==> inputs of build 58 <==
## DMAC
module DMAC #(
    parameter AXI_ID_WD   = 2,
    parameter AXI_DATA_WD = 32,
    parameter AXI_ADDR_WD = 32,
    parameter AXI_STRB_WD = 4
)(
    input                      AXI_ACLK,
    input                      AXI_ARESETN,    
    input                      cmd_valid,
    input  [AXI_ADDR_WD-1 : 0] cmd_addr,
    input  [AXI_ID_WD-1   : 0] cmd_id,
    input  [1 : 0]             cmd_burst,
    input  [2 : 0]             cmd_size,
    input  [AXI_ADDR_WD-1 : 0] cmd_len,
    output                     cmd_ready,
    output                     cmd_abort,
    output [AXI_ADDR_WD-1 : 0] AXI_AWADDR,
    output [AXI_ID_WD-1   : 0] AXI_AWID,
    output [1 : 0]             AXI_AWBURST,
    output [2 : 0]             AXI_AWSIZE,
    output [7 : 0]             AXI_AWLEN,
    output                     AXI_AWVALID,
    input                      AXI_AWREADY,
    output [AXI_DATA_WD-1 : 0] AXI_WDATA,
    output [AXI_STRB_WD-1 : 0] AXI_WSTRB,
    output                     AXI_WLAST,
    output                     AXI_WVALID,
    input                      AXI_WREADY,
    input  [AXI_ID_WD-1   : 0] AXI_BID,
    input  [1 : 0]             AXI_BRESP,
    input                      AXI_BVALID,
    output                     AXI_BREADY,
    output [AXI_ADDR_WD-1 : 0] AXI_ARADDR,
    output [AXI_ID_WD-1   : 0] AXI_ARID,
    output [1 : 0]             AXI_ARBURST,
    output [2 : 0]             AXI_ARSIZE,
    output [7 : 0]             AXI_ARLEN,
    output                     AXI_ARVALID,
    input                      AXI_ARREADY,
    input  [AXI_DATA_WD-1 : 0] AXI_RDATA,
  ...
clock: 6.79 ns
lec_check: 0
abc_area: 1
cap_margin: 20
cell_pad_in_sites_detail_placement: 0
cell_pad_in_sites_global_placement: 1
core_margin: 2
core_utilization: 32
max_routing_layer: met4
min_routing_layer: met2
place_density_lb_addon: 0.19
slew_margin: 5
run.sh (not shown) runs the stock make flow with config.mk's settings and CLKGATE_MAP_FILE=.
==> inputs of trial 6, as changes to build 58 <==
==> flow/config.mk (replaced) <==
export PLATFORM = sky130hd
export DESIGN_NAME = DMAC
export DESIGN_NICKNAME = DMAC
export VERILOG_FILES = /design/flow/design.v
export SDC_FILE = /design/flow/constraint.sdc
export NUM_CORES = 4
export LEC_CHECK = 0
export CAP_MARGIN = 20
export CORE_MARGIN = 2
export CORE_UTILIZATION = 59
export SLEW_MARGIN = 20
==> flow/constraint.sdc (replaced) <==
create_clock -name core_clock -period 4.51 [get_ports {AXI_ACLK}]
set_input_delay 0.9020 -clock core_clock [delete_from_list [all_inputs] [get_ports {AXI_ACLK}]]
set_output_delay 0.9020 -clock core_clock [all_outputs]
set_load 0.01 [all_outputs]
==> results.txt <==
Synthesis and place-and-route results.

- The run finished with no timing, DRC or antenna violations.
- The capture point of the worst register-to-register path is recorded as axi_master_write.aw_none_fixed_burst_remaining$_SDFFE_PP0P_.
- The global-route track usage on met1 is 0%.
- The layout has roughly 60 clock buffers.
- The number of iterations in the first detailed-routing pass is 9.
- The sequential group share of total power is 37.4%.
- The area fraction in xor and xnor cells is 3.03%.
- The share of the core filled with cells is 39.5%.
- After Yosys synthesis, full adders, half adders and majority gates account for approximately 4.5% of the synthesized area.
- The critical path data arrival time is 4470 ps.
- The leakage power total is 10.5 nW.
- The tool warning count for the run is 67.
- For this design, Yosys synthesis ends with a cell count of 2731.
- Hold timing on the final database bottoms out at a slack of 429 ps.
the above is filed under build 58

==> results.txt <==
Synthesis and place-and-route results.

- The run finished with no timing, DRC or antenna violations.
- The arithmetic-cell share of the synthesized area counting full adders, half adders and majority gates is 5.07%.
- OpenROAD emitted warnings numbering 69.
- The sequential group share of total power is 42.7%.
- The leakage power total is around 8.3 nW.
- Measured on the finished design, the core utilization comes to 72.1%.
- STA lists the endpoint of the worst register-to-register path as axi_master_write.wr_max_burst[1]$_DFFE_PP_.
- The global-route track usage on met1 is 38.6%.
- The count of instantiated cells in the yosys netlist is 1865.
the above is filed under trial 6


==> sierra <==
Starting RTL as in the previous note.
clock: 5.6 ns
lec_check: 0
cap_margin: 40
core_margin: 2
core_utilization: 72
cts_cluster_size: 26
place_density_lb_addon: 0.0
setup_slack_margin: 1.37
slew_margin: 5
tns_end_percent: 40
==> inputs of xenon, as changes to sierra <==
==> flow/config.mk (replaced) <==
export PLATFORM = sky130hd
export DESIGN_NAME = DMAC
export DESIGN_NICKNAME = DMAC
export VERILOG_FILES = /design/flow/design.v
export SDC_FILE = /design/flow/constraint.sdc
export NUM_CORES = 4
export LEC_CHECK = 0
export CAP_MARGIN = 20
export CORE_MARGIN = 2
export CORE_UTILIZATION = 40
export SLEW_MARGIN = 20
==> flow/constraint.sdc (replaced) <==
create_clock -name core_clock -period 3.97 [get_ports {AXI_ACLK}]
set_input_delay 0.7940 -clock core_clock [delete_from_list [all_inputs] [get_ports {AXI_ACLK}]]
set_output_delay 0.7940 -clock core_clock [all_outputs]
set_load 0.01 [all_outputs]
==> inputs of juniper, as changes to sierra <==
==> flow/config.mk (replaced) <==
export PLATFORM = sky130hd
export DESIGN_NAME = DMAC
export DESIGN_NICKNAME = DMAC
export VERILOG_FILES = /design/flow/design.v
export SDC_FILE = /design/flow/constraint.sdc
export NUM_CORES = 4
export LEC_CHECK = 0
export CAP_MARGIN = 20
export CORE_MARGIN = 2
export CORE_UTILIZATION = 70
export CTS_CLUSTER_SIZE = 37
export SETUP_SLACK_MARGIN = -0.26
export SLEW_MARGIN = 20
==> flow/constraint.sdc (replaced) <==
create_clock -name core_clock -period 2.63 [get_ports {AXI_ACLK}]
set_input_delay 0.5260 -clock core_clock [delete_from_list [all_inputs] [get_ports {AXI_ACLK}]]
set_output_delay 0.5260 -clock core_clock [all_outputs]
set_load 0.01 [all_outputs]
==> qor summary <==
Final core area utilization: juniper -; xenon 49.7%; sierra 87.8%
Core Rows: juniper 58; xenon 78; sierra 58
Detailed-route wire length per cell: juniper -; xenon 18.8 microns; sierra 21.0 microns
Logic area: juniper -; xenon 9050 sq um; sierra 9060 sq um
Rel. slew slack: juniper -; xenon 33.1%; sierra 33.2%
Slew Limit Fails: juniper -; xenon 0; sierra 0
Sequential logic power: juniper -; xenon 4.71 mW; sierra 3.37 mW
Hold path startpoint: juniper -; xenon axi_master_write.awsize[0]; sierra axi_master_write.awsize[1]
Buffers excl. clock: juniper -; xenon 256; sierra 232
Die boundary height: juniper 165 microns; xenon 217 microns; sierra 163 microns
Crit Path Class: juniper -; xenon reg2reg; sierra in2reg
Result of the run: juniper aborted with a tool error; xenon finished clean; sierra finished clean
Stage where the flow stopped: juniper global routing (5_1_grt); xenon -; sierra -
Overall via count from detail_route: juniper -; xenon 14600; sierra 15600
Final period util: juniper -; xenon 91.2%; sierra 74.5%
Final Instance Area: juniper -; xenon 22400 sq um; sierra 21900 sq um
Worst Skew: juniper -; xenon 0.0143 ns; sierra 0.00987 ns
Sequential share of power: juniper -; xenon 41.4%; sierra 41.5%
Initial DRT Pass Iterations: juniper -; xenon 7; sierra 6
Well tap count: juniper -; xenon 600; sierra 330

==> inputs of run a <==
Starting RTL as in the previous note.
## DMAC
module DMAC #(
    parameter AXI_ID_WD   = 2,
    parameter AXI_DATA_WD = 32,
    parameter AXI_ADDR_WD = 32,
    parameter AXI_STRB_WD = 4
)(
    input                      AXI_ACLK,
    input                      AXI_ARESETN,    
    input                      cmd_valid,
    input  [AXI_ADDR_WD-1 : 0] cmd_addr,
    input  [AXI_ID_WD-1   : 0] cmd_id,
    input  [1 : 0]             cmd_burst,
    input  [2 : 0]             cmd_size,
    input  [AXI_ADDR_WD-1 : 0] cmd_len,
    output                     cmd_ready,
    output                     cmd_abort,
    output [AXI_ADDR_WD-1 : 0] AXI_AWADDR,
    output [AXI_ID_WD-1   : 0] AXI_AWID,
    output [1 : 0]             AXI_AWBURST,
    output [2 : 0]             AXI_AWSIZE,
    output [7 : 0]             AXI_AWLEN,
    output                     AXI_AWVALID,
    input                      AXI_AWREADY,
    output [AXI_DATA_WD-1 : 0] AXI_WDATA,
    output [AXI_STRB_WD-1 : 0] AXI_WSTRB,
    output                     AXI_WLAST,
    output                     AXI_WVALID,
    input                      AXI_WREADY,
    input  [AXI_ID_WD-1   : 0] AXI_BID,
    input  [1 : 0]             AXI_BRESP,
    input                      AXI_BVALID,
    output                     AXI_BREADY,
    output [AXI_ADDR_WD-1 : 0] AXI_ARADDR,
    output [AXI_ID_WD-1   : 0] AXI_ARID,
    output [1 : 0]             AXI_ARBURST,
    output [2 : 0]             AXI_ARSIZE,
    output [7 : 0]             AXI_ARLEN,
    output                     AXI_ARVALID,
    input                      AXI_ARREADY,
    input  [AXI_DATA_WD-1 : 0] AXI_RDATA,
    input                      AXI_RLAST,
    input  [AXI_ID_WD-1   : 0] AXI_RID,
    input  [1 : 0]             AXI_RRESP,
    input                      AXI_RVALID,
    output                     AXI_RREADY
);
export LEC_CHECK = 0
export ABC_AREA = 0
export CAP_MARGIN = 0
export CORE_MARGIN = 2
export CORE_UTILIZATION = 69
export CTS_CLUSTER_DIAMETER = 381
export CTS_CLUSTER_SIZE = 58
export MAX_ROUTING_LAYER = met5
export MIN_ROUTING_LAYER = met1
export PLACE_DENSITY_LB_ADDON = 0.06
export SETUP_SLACK_MARGIN = 0.5
export SLEW_MARGIN = 20
export TNS_END_PERCENT = 80
create_clock -name core_clock -period 2.77 [get_ports {AXI_ACLK}]
==> run b (differences from run a) <==
- ABC_AREA: 0 -> 1
- CELL_PAD_IN_SITES_GLOBAL_PLACEMENT: not set -> 1
- CORE_UTILIZATION: 69 -> 72
- CTS_CLUSTER_DIAMETER: 381 -> 368
- CTS_CLUSTER_SIZE: 58 -> 77
- PLACE_DENSITY_LB_ADDON: 0.06 -> 0.0
- SETUP_SLACK_MARGIN: 0.5 -> 0.19
==> flow/constraint.sdc (replaced) <==
create_clock -name core_clock -period 1.64 [get_ports {AXI_ACLK}]
set_input_delay 0.3280 -clock core_clock [delete_from_list [all_inputs] [get_ports {AXI_ACLK}]]
set_output_delay 0.3280 -clock core_clock [all_outputs]
set_load 0.01 [all_outputs]
==> run summary <==
First Err - [ERROR GRT-0232] Routing congestion too high. Check the congestion heatmap in the GUI.
num rows - 59
Avg Cell Area, Syn - 9.74 sq um
die footprint - 27600 sq um
CTS Hold Bufs - 0
last stage reached - global routing (5_1_grt)
status - aborted with a tool error
the above is filed under run a

==> run summary <==
Avg Cell Area, Syn - 7.41 sq um
First Err - [ERROR FLW-0024] Place density exceeds 1.0 (current PLACE_DENSITY_LB_ADDON =  0.0). Please check if the value of  PLACE_DENSITY_LB_ADDON is between 0 and 0.99.
die footprint - 29500 sq um
num rows - 61
status - aborted with a tool error
last stage reached - global placement without I/O (3_1_place_gp_skip_io)
the above is filed under run b


==> 04-21 <==
Starting RTL as in the previous note.
Design DMAC, start of the top module:
module DMAC #(
    parameter AXI_ID_WD   = 2,
    parameter AXI_DATA_WD = 32,
    parameter AXI_ADDR_WD = 32,
    parameter AXI_STRB_WD = 4
)(
    input                      AXI_ACLK,
    input                      AXI_ARESETN,    
    input                      cmd_valid,
    input  [AXI_ADDR_WD-1 : 0] cmd_addr,
    input  [AXI_ID_WD-1   : 0] cmd_id,
    input  [1 : 0]             cmd_burst,
    input  [2 : 0]             cmd_size,
    input  [AXI_ADDR_WD-1 : 0] cmd_len,
    output                     cmd_ready,
    output                     cmd_abort,
    output [AXI_ADDR_WD-1 : 0] AXI_AWADDR,
    output [AXI_ID_WD-1   : 0] AXI_AWID,
    output [1 : 0]             AXI_AWBURST,
    output [2 : 0]             AXI_AWSIZE,
    output [7 : 0]             AXI_AWLEN,
    output                     AXI_AWVALID,
    input                      AXI_AWREADY,
    output [AXI_DATA_WD-1 : 0] AXI_WDATA,
    output [AXI_STRB_WD-1 : 0] AXI_WSTRB,
    output                     AXI_WLAST,
    output                     AXI_WVALID,
    input                      AXI_WREADY,
    input  [AXI_ID_WD-1   : 0] AXI_BID,
    input  [1 : 0]             AXI_BRESP,
    input                      AXI_BVALID,
    output                     AXI_BREADY,
    output [AXI_ADDR_WD-1 : 0] AXI_ARADDR,
    output [AXI_ID_WD-1   : 0] AXI_ARID,
    output [1 : 0]             AXI_ARBURST,
    output [2 : 0]             AXI_ARSIZE,
    output [7 : 0]             AXI_ARLEN,
    output                     AXI_ARVALID,
    input                      AXI_ARREADY,
    input  [AXI_DATA_WD-1 : 0] AXI_RDATA,
    input                      AXI_RLAST,
    input  [AXI_ID_WD-1   : 0] AXI_RID,
    input  [1 : 0]             AXI_RRESP,
    input                      AXI_RVALID,
    output                     AXI_RREADY
);
export LEC_CHECK = 0
export ABC_AREA = 0
export CAP_MARGIN = 25
export CELL_PAD_IN_SITES_DETAIL_PLACEMENT = 0
export CELL_PAD_IN_SITES_GLOBAL_PLACEMENT = 2
export CORE_MARGIN = 2
export CORE_UTILIZATION = 43
export GPL_ROUTABILITY_DRIVEN = 0
export GPL_TIMING_DRIVEN = 1
export MIN_ROUTING_LAYER = met1
export SLEW_MARGIN = 20
create_clock -name core_clock -period 6.4 [get_ports {AXI_ACLK}]
==> 01-23: changes against 04-21 <==
==> flow/config.mk (replaced) <==
export PLATFORM = sky130hd
export DESIGN_NAME = DMAC
export DESIGN_NICKNAME = DMAC
export VERILOG_FILES = /design/flow/design.v
export SDC_FILE = /design/flow/constraint.sdc
export NUM_CORES = 4
export LEC_CHECK = 0
export CAP_MARGIN = 20
export CORE_MARGIN = 2
export CORE_UTILIZATION = 65
export SLEW_MARGIN = 20
==> flow/constraint.sdc (replaced) <==
create_clock -name core_clock -period 3.47 [get_ports {AXI_ACLK}]
set_input_delay 0.6940 -clock core_clock [delete_from_list [all_inputs] [get_ports {AXI_ACLK}]]
set_output_delay 0.6940 -clock core_clock [all_outputs]
set_load 0.01 [all_outputs]
==> comparison <==
01-23 finished but failed the layout checks on setup timing. 04-21 produced a clean layout. Flip-flop count is the same in 01-23 and 04-21. Final area: 04-21 is lower than 01-23 (2.6%). Against 04-21, the total power of 01-23 is higher by 89%. Between 01-23 and 04-21, the lower via count is in 04-21 (gap about 6.5%, measured against 04-21). Between 04-21 and 01-23, the lower critical path depth is in 01-23 (gap 1). In 01-23 the non-clock buffer count is higher than in 04-21, by 70. Against 04-21, the worst setup slack of 01-23 is lower by 1900 ps. In 04-21 the clock power is lower than in 01-23, by about 46%.
==> figures <==
| item | 04-21 | 01-23 |
|---|---|---|
| Initial antenna violation count | 8 | 5 |
| Result of the run | complete, no violations | complete, but fails checks |
| Violated checks | - | setup timing |
| Setup slack after placement | 1580 ps | -326 ps |
| Post-Place Cells | 2559 | 2459 |
| Multi-input combinational cell area | 0.00906 mm^2 | 0.00929 mm^2 |
| Clock network power consumption | 2.22 mW | 4.09 mW |
| Slew of the pin with the lowest slew margin | 986 ps | 871 ps |
| Switching fraction of total power | 0.318 | 0.312 |
| Setup WS post-layout | 1940 ps | -5.03 ps |
| Floorplan core area | 0.0419 mm^2 | 0.0276 mm^2 |
| Critical path peak fanout | 14 | 6 |
| Horiz. Die Dim | 210 um | 171 um |
| GR met1 Demand/Resource | 0.322 | 0.419 |
| Sequential cell area | 0.00860 mm^2 | 0.00860 mm^2 |
| Final Instance Count excl. Fillers | 2635 | 2538 |
| Sequential group power | 2.94 mW | 5.42 mW |
| Die extent in y | 210 um | 171 um |

==> job 4557 <==
Starting RTL as in the previous note.
make LEC_CHECK=0 CAP_MARGIN=20 CORE_MARGIN=2 CORE_UTILIZATION=70 CTS_CLUSTER_DIAMETER=202 CTS_CLUSTER_SIZE=37 SETUP_SLACK_MARGIN=0.95 SLEW_MARGIN=20 finish   # period 3.35 ns
==> inputs of job 8179, as changes to job 4557 <==
--- a/flow/config.mk
+++ b/flow/config.mk
@@ -7,8 +7,5 @@
 export LEC_CHECK = 0
 export CAP_MARGIN = 20
 export CORE_MARGIN = 2
-export CORE_UTILIZATION = 70
-export CTS_CLUSTER_DIAMETER = 202
-export CTS_CLUSTER_SIZE = 37
-export SETUP_SLACK_MARGIN = 0.95
+export CORE_UTILIZATION = 14
 export SLEW_MARGIN = 20
==> flow/constraint.sdc (replaced) <==
create_clock -name core_clock -period 9.12 [get_ports {AXI_ACLK}]
set_input_delay 1.8240 -clock core_clock [delete_from_list [all_inputs] [get_ports {AXI_ACLK}]]
set_output_delay 1.8240 -clock core_clock [all_outputs]
set_load 0.01 [all_outputs]
==> summary of the runs <==
Job 4557 ended with an error in 5_1_grt on DPL-0038. Job 8179 completed with no timing, DRC or antenna violations.
Between job 4557 and job 8179, the lower die size is in job 4557 (gap about 80%, measured against job 8179).
Synthesized cell count is the same in job 4557 and job 8179.
In area after synthesis, job 4557 and job 8179 do not differ.
Power is estimated from default activity; no workload was simulated.
